Setup of north:
// datapath
module datapath(clk, rst, sw, seg0, seg1,seg2,seg3, mem_addr, mem_wdata, mem_we, mem_rdata);
	input clk, rst;
	input [3:0] sw;
	output [6:0] seg0,seg1,seg2,seg3;
	output [15:0] mem_addr;
	output [15:0] mem_wdata;
	output mem_we;
	input [15:0] mem_rdata;
	wire [15:0] rin, rout;
	wire wr_enable, ram_addr_sel, pcin, ram_out_ctrl, instr_ctrl, acc_enable, acc_out_ctrl, pc_enable, pc_out_ctrl, addsub, a_enable, xor_ctrl, cu_out_ctrl, mul_out_ctrl, mul_acc_out_ctrl, sr_sel, add_ctrl;
	wire[15:0] instr, bus, instr_address, cu_out, r0_out, r1_out,r2_out, r3_out, r4_out, r5_out, r6_out, r7_out, r8_out, r9_out,r10_out, r11_out, r12_out, r13_out, mul_acc_out, sp_out;
	wire [15:0] ra_in, acc_out, sr_out;
	reg [15:0] ram_address, sr_in;
	wire [15:0] ram_out;
	wire[1:0] sp_sel;
	wire[3:0] status_reg;
	sixteen_bit_reg instruction_register(.clk(clk),.rst(rst),.D(bus),.Q(instr),.enable(instr_ctrl));
	program_counter pc(.clk(clk),.rst(rst), .select(pcin), .bus(bus), .out(instr_address),.pc_enable(pc_enable));
	always@(ram_addr_sel or sp_out or instr_address) begin
  ...
clock: 8.86 ns
lec_check: 0
cap_margin: 20
core_margin: 2
core_utilization: 64
place_density_lb_addon: 0.08
setup_slack_margin: -0.45
slew_margin: 20
run.sh (not shown) runs the stock make flow with config.mk's settings and CLKGATE_MAP_FILE=.
north -> stages 100% | layout checks FAIL | negative setup slack
For south, these inputs were changed with respect to north:
- a deleted PLACE_DENSITY_LB_ADDON that had been 0.08
- a change of CORE_UTILIZATION from 64 to 59
- a change of the clock period (ns, I/O delays scaled along) from 8.86 to 6.19
Notes after the runs:
Compared to north, south has non-clock buffer share of cell area 7.9 points higher. north: complete, dirty (negative setup slack). south ran in full, but the layout does not pass; the checks complain about max-capacitance violations, max-slew violations, negative setup slack. Going from north to south, HPWL after detailed placement grows by 13000 um. Maximum single-stage delay on the critical path (south over north): increase, 0.13 ns. When the final numbers for north and south were put side by side, the clock insertion delay at the later pin of the skew report turned out to be greater in south. south has shortest clock period the worst path allows after layout below what north had. Count of non-CTS buffers in the layout in south is 444 above north.
### south -> east
- a change of CORE_UTILIZATION from 59 to 72
- an added PLACE_DENSITY_LB_ADDON of 0.01
- an added MAX_ROUTING_LAYER of met4
- a change of the clock period (ns, I/O delays scaled along) from 6.19 to 8.86
### Flow results
Detailed route, east vs south: via total lower for east
Compared with south, in east final worst slack has increased, global-route usage has increased, number of violations reported at the end of detailed-routing iteration 0 has increased, count of cells along the worst register-to-register path has increased.
On east: worst-margin pin slew is 0.26 ns lower than what south gave.
Going from south to east, the number of non-filler instances in the completed layout was found to have gone down by about 13%.
Compared with south, east shows via count normalized by instance count higher by 8.3%.
The flow for east finished, though final verification flagged negative setup slack.
Summary of east over south: depth of the critical timing path with buffers and inverters included rose by 5.
The inputs of west differ from those of east as listed below.
- putting CTS_CLUSTER_SIZE at 79 where nothing was set
- swapping 8.86 for 8.63 in the clock period (ns, I/O delays scaled along)
Findings:
- | west | all stages done | FAIL | negative setup slack |
- The amount of wire on met2 after detailed routing in west sits 240 um above the value recorded for east.
- As of west, total length of routed met3 wires had risen by a little under 10% compared to east.
- [west] fraction of the cycle the final worst path needs rose 7.7 points relative to east
- On via count: between west and east, it ends up higher for west.
- west ends up with higher worst path arrival time than east does.
The inputs of middle differ from those of west as listed below.
- swapping 79 for 61 in CTS_CLUSTER_SIZE
- swapping -0.45 for 2.27 in SETUP_SLACK_MARGIN
- swapping 8.63 for 7.92 in the clock period (ns, I/O delays scaled along)
==> results <==
As the logs show, middle stopped at global routing after a tool error, so it never reached the end of the flow. middle against west: total die area was more or less identical, clock sink count barely changed. [diff] final HPWL from detailed placement, middle relative to west: regression. Delta (middle minus west): quantity of I/O buffers inserted on ports closely matched the old numbers; post-cts sizing count increased by 287 relative to the old numbers; number of buffers inserted to repair setup after CTS increased by 72 relative to the old numbers; multiplexer fraction of the synthesized cell area closely matched the old numbers; yosys-reported design area after synthesis closely matched the old numbers.

build 30:
datapath again, from the RTL that the note above started with.
==> flow/config.mk <==
export PLATFORM = sky130hd
export DESIGN_NAME = datapath
export DESIGN_NICKNAME = datapath
export VERILOG_FILES = /design/flow/design.v
export SDC_FILE = /design/flow/constraint.sdc
export NUM_CORES = 4
export LEC_CHECK = 0
export ABC_AREA = 1
export CAP_MARGIN = 20
export CORE_ASPECT_RATIO = 1.7
export CORE_MARGIN = 2
export CORE_UTILIZATION = 63
export CTS_CLUSTER_DIAMETER = 139
export MAX_ROUTING_LAYER = met4
export PLACE_DENSITY_LB_ADDON = 0.03
export SLEW_MARGIN = 20
export TNS_END_PERCENT = 40
==> flow/constraint.sdc <==
create_clock -name core_clock -period 8.04 [get_ports {clk}]
set_input_delay 1.6080 -clock core_clock [delete_from_list [all_inputs] [get_ports {clk}]]
set_output_delay 1.6080 -clock core_clock [all_outputs]
set_load 0.01 [all_outputs]
Build 30 did not make it past global routing, where a tool error ended it.
For build 71, these inputs were changed with respect to build 30:
# build 30
export LEC_CHECK = 0
export ABC_AREA = 1
export CAP_MARGIN = 20
export CORE_ASPECT_RATIO = 1.7
export CORE_MARGIN = 2
export CORE_UTILIZATION = 63
export CTS_CLUSTER_DIAMETER = 139
export MAX_ROUTING_LAYER = met4
export PLACE_DENSITY_LB_ADDON = 0.03
export SLEW_MARGIN = 20
export TNS_END_PERCENT = 40
create_clock -name core_clock -period 8.04 [get_ports {clk}]
# build 71
export LEC_CHECK = 0
export CAP_MARGIN = 20
export CORE_MARGIN = 4
export CORE_UTILIZATION = 35
export SLEW_MARGIN = 20
create_clock -name core_clock -period 9.1 [get_ports {clk}]
[summary]
Build 71 finished all stages; the layout is clean. In the reports for build 30 and build 71, the smaller last weighted congestion value of the routability-driven placer belongs to build 71. Build 71 against build 30: post-synthesis share of cell area spent on xor and xnor gates has increased; initial core utilization now smaller; share of cell area taken by muxes after synthesis went up by 8.5 points; maximum level of the CTS H-tree did not really move. Run comparison: build 71 dominant kind of combinational cell adder cells; build 30 dominant kind of combinational cell simple AND/OR/NAND/NOR gates.
Input-level comparison between build 3 and build 71:
# build 71
export LEC_CHECK = 0
export CAP_MARGIN = 20
export CORE_MARGIN = 4
export CORE_UTILIZATION = 35
export SLEW_MARGIN = 20
create_clock -name core_clock -period 9.1 [get_ports {clk}]
# build 3
export LEC_CHECK = 0
export CAP_MARGIN = 20
export CORE_MARGIN = 4
export CORE_UTILIZATION = 59
export SLEW_MARGIN = 20
create_clock -name core_clock -period 9.23 [get_ports {clk}]
Results
What build 3 reported for global placement routability congestion has to be multiplied by 0.950 to get the figure for build 71.
Build 3 vs build 71: met2 demand-to-capacity share in global routing up in build 3
Share of the cycle needed by the critical path after routing: build 3 vs build 71, no meaningful difference
